## cordic_final
(* keep_hierarchy = "yes", use_dsp = "yes" *)
module cordic_final #(
    parameter WIDTH = 32,          
    parameter FRAC = 14,           
    parameter ITER = 16,           
    parameter LOG_ITER = 4,         
    parameter POST_STAGES = 5       
)
(
    input wire                    clk,
    input wire                    rst_n,        
    input wire                    start,        
    input wire signed [WIDTH-1:0] x_in,         
    input wire                    func_select,  
    output reg                    busy,         
    output reg                    done,         
    output reg signed [WIDTH:0] result       
);
    localparam signed [WIDTH-1:0] ONE_Q = (1 << FRAC);         
    localparam signed [WIDTH-1:0] ONE_Q_1 = ONE_Q >> 1;         
    localparam signed [WIDTH-1:0] K_INV_SCALED = 16'sd19784;    
    wire [5:0] shift_lut [0:ITER-1];
    wire signed [WIDTH-1:0] atanh_lut [0:ITER-1];
    reg signed [WIDTH-1:0] x_pipe [0:ITER];
    reg signed [WIDTH-1:0] y_pipe [0:ITER];
    reg signed [WIDTH-1:0] z_pipe [0:ITER];
    reg valid_pipe [0:ITER];
    reg signed [WIDTH-1:0] x_input_pipe [0:POST_STAGES-1];
    reg signed [WIDTH-1:0] y_result_pipe [0:POST_STAGES-1];
    reg func_select_pipe [0:POST_STAGES-1];
    reg valid_post_pipe [0:POST_STAGES-1];
    reg signed [2*WIDTH-1:0] x_squared_pipe [0:POST_STAGES-1];
    reg signed [2*WIDTH-1:0] coeff_term_pipe [0:POST_STAGES-1];
    reg signed [WIDTH-1:0] one_minus_approx_pipe [0:POST_STAGES-1];
    reg signed [2*WIDTH-1:0] final_product_pipe [0:POST_STAGES-1];
    reg signed [WIDTH-1:0] extracted_result_pipe [0:POST_STAGES-1];
    reg [1:0] state, next_state;
    reg [LOG_ITER:0] stage_counter;
    localparam [1:0] IDLE = 2'b00;
    localparam [1:0] PROCESS = 2'b01;
    localparam [1:0] OUTPUT = 2'b10;
    reg signed [WIDTH-1:0] x_input_stored;  
    reg                    func_select_stored;
    integer i;
  ...
Size in the first run: about 26000 cells after synthesis, roughly 1700 flip-flops.
Settings: LEC_CHECK=0, ABC_AREA=1, CAP_MARGIN=20, CORE_MARGIN=2, CORE_UTILIZATION=72, SLEW_MARGIN=20; clock period 7.99 ns.
run.sh (not shown) runs the stock make flow with config.mk's settings and CLKGATE_MAP_FILE=.
The baseline completed without violations.
==> next run, changes <==
HOLD_SLACK_MARGIN = -0.09   (was unset)
SLEW_MARGIN = 5   (was 20)
clock period = 6.59 ns   (was 7.99 ns; I/O delays follow)
The new run aborted during global routing.
Die size stays the same.
Area after synthesis stays the same.
Synthesized cell count stays the same.
==> next run, changes <==
ABC_AREA = unset   (was 1)
CTS_CLUSTER_DIAMETER = 42   (was unset)
HOLD_SLACK_MARGIN = unset   (was -0.09)
SETUP_SLACK_MARGIN = 2.56   (was unset)
SLEW_MARGIN = 20   (was 5)
clock period = 9.44 ns   (was 6.59 ns; I/O delays follow)
Outcome: The changed run went through all stages and came out clean; die area shrinks by 9.9%; synthesized cell count shrinks by 24%; area after synthesis shrinks by 10%.
==> next run, changes <==
CTS_CLUSTER_DIAMETER = 375   (was 42)
CTS_CLUSTER_SIZE = 10   (was unset)
PLACE_DENSITY = 0.4   (was unset)
SETUP_SLACK_MARGIN = 1.08   (was 2.56)
clock period = 6.2 ns   (was 9.44 ns; I/O delays follow)
The changed run completed, yet does not pass: setup timing. Final area grows by 1.5%. Sequential share of layout area shrinks by 0.38 points. Worst setup slack degrades by 3100 ps. Wire length grows by 1.5%. Maximum frequency grows by 1.9%.
==> next run, changes <==
ABC_AREA = 1   (was unset)
CAP_MARGIN = 0   (was 20)
TNS_END_PERCENT = 10   (was unset)
What happened: The new run finished with setup timing left; first-iteration DRC count climbs by 110%; sequential share of layout area drops by 1.8 points; cell area climbs by 9.2%; count of clock-buffer cells in the layout drops by 20; hold slack gains 110 ps; worst setup slack gains 370 ps; die area climbs by 11%; cell count climbs by 27%.

job 101:
Starting RTL as in the previous note.
Settings: LEC_CHECK=0, ABC_AREA=1, CAP_MARGIN=35, CORE_MARGIN=2, CORE_UTILIZATION=72, PLACE_DENSITY_LB_ADDON=0.02, SETUP_SLACK_MARGIN=1.78, SLEW_MARGIN=20; clock period 6.95 ns.
Job 101 did not finish; the tool stopped in global routing with error GRT-0232.
Here is what was changed in the inputs of job 102 compared with job 101.
==> flow/config.mk <==
export PLATFORM = sky130hd
export DESIGN_NAME = cordic_final
export DESIGN_NICKNAME = cordic_final
export VERILOG_FILES = /design/flow/design.v
export SDC_FILE = /design/flow/constraint.sdc
export NUM_CORES = 4
export LEC_CHECK = 0
export CAP_MARGIN = 20
export CORE_MARGIN = 2
export CORE_UTILIZATION = 46
export SLEW_MARGIN = 20
==> flow/constraint.sdc <==
create_clock -name core_clock -period 10.1 [get_ports {clk}]
set_input_delay 2.0200 -clock core_clock [delete_from_list [all_inputs] [get_ports {clk}]]
set_output_delay 2.0200 -clock core_clock [all_outputs]
set_load 0.01 [all_outputs]
Notes after the runs:
- Job 102 finished every stage and its layout cleared the timing, DRC and antenna checks.
- Chip area: job 102 vs job 101 up 120,000 µm²
- Compare job 101 and job 102 | number of instances in the placed design lower: job 102
- Side by side, synthesized cell count turned out lower in job 102 than in job 101.
- Delta (job 102 minus job 101): async set or reset register ratio after synthesis barely changed, AND-OR/OR-AND share of the synthesized area climbed 0.89 points.
What job 103 does differently from job 102 at the input level:
diff --git a/flow/config.mk b/flow/config.mk
--- a/flow/config.mk
+++ b/flow/config.mk
@@ -8,4 +8,5 @@
 export CAP_MARGIN = 20
 export CORE_MARGIN = 2
-export CORE_UTILIZATION = 46
+export CORE_UTILIZATION = 72
+export CTS_CLUSTER_DIAMETER = 34
 export SLEW_MARGIN = 20
==> flow/constraint.sdc <==
create_clock -name core_clock -period 8.25 [get_ports {clk}]
set_input_delay 1.6500 -clock core_clock [delete_from_list [all_inputs] [get_ports {clk}]]
set_output_delay 1.6500 -clock core_clock [all_outputs]
set_load 0.01 [all_outputs]
==> comparison <==
Summary — synthesis-to-finish area growth, job 103 relative to job 102: higher, by 3.9 points. Against job 102 as the reference, job 103 delivers a higher global routing usage on met2. Of job 102 and job 103, job 103 shows the higher global-route usage, with job 102 below it. Cell count: job 103 lower than job 102. [compare] base=job 102 new=job 103: total routed wirelength increased 6.7%; shortest period the worst path allows fell 1030 ps; cell depth of the worst setup path has increased.
Modified inputs, job 104 compared to job 103
diff --git a/flow/config.mk b/flow/config.mk
--- a/flow/config.mk
+++ b/flow/config.mk
@@ -8,5 +8,4 @@
 export CAP_MARGIN = 20
 export CORE_MARGIN = 2
-export CORE_UTILIZATION = 72
-export CTS_CLUSTER_DIAMETER = 34
+export CORE_UTILIZATION = 40
 export SLEW_MARGIN = 20
==> flow/constraint.sdc <==
create_clock -name core_clock -period 12.0 [get_ports {clk}]
set_input_delay 2.4000 -clock core_clock [delete_from_list [all_inputs] [get_ports {clk}]]
set_output_delay 2.4000 -clock core_clock [all_outputs]
set_load 0.01 [all_outputs]
Findings:
Between job 104 and job 103, the global-route usage over all layers is higher for job 103. Looking only at global routing met2 resource utilization, and setting everything else aside, the lower value of job 104 and job 103 goes to job 104. Per the comparison of job 104 with job 103, first-pass GRT wire length decreased by about 6% relative to the old numbers; max-slew headroom at the worst pin grew by 3.3 points.
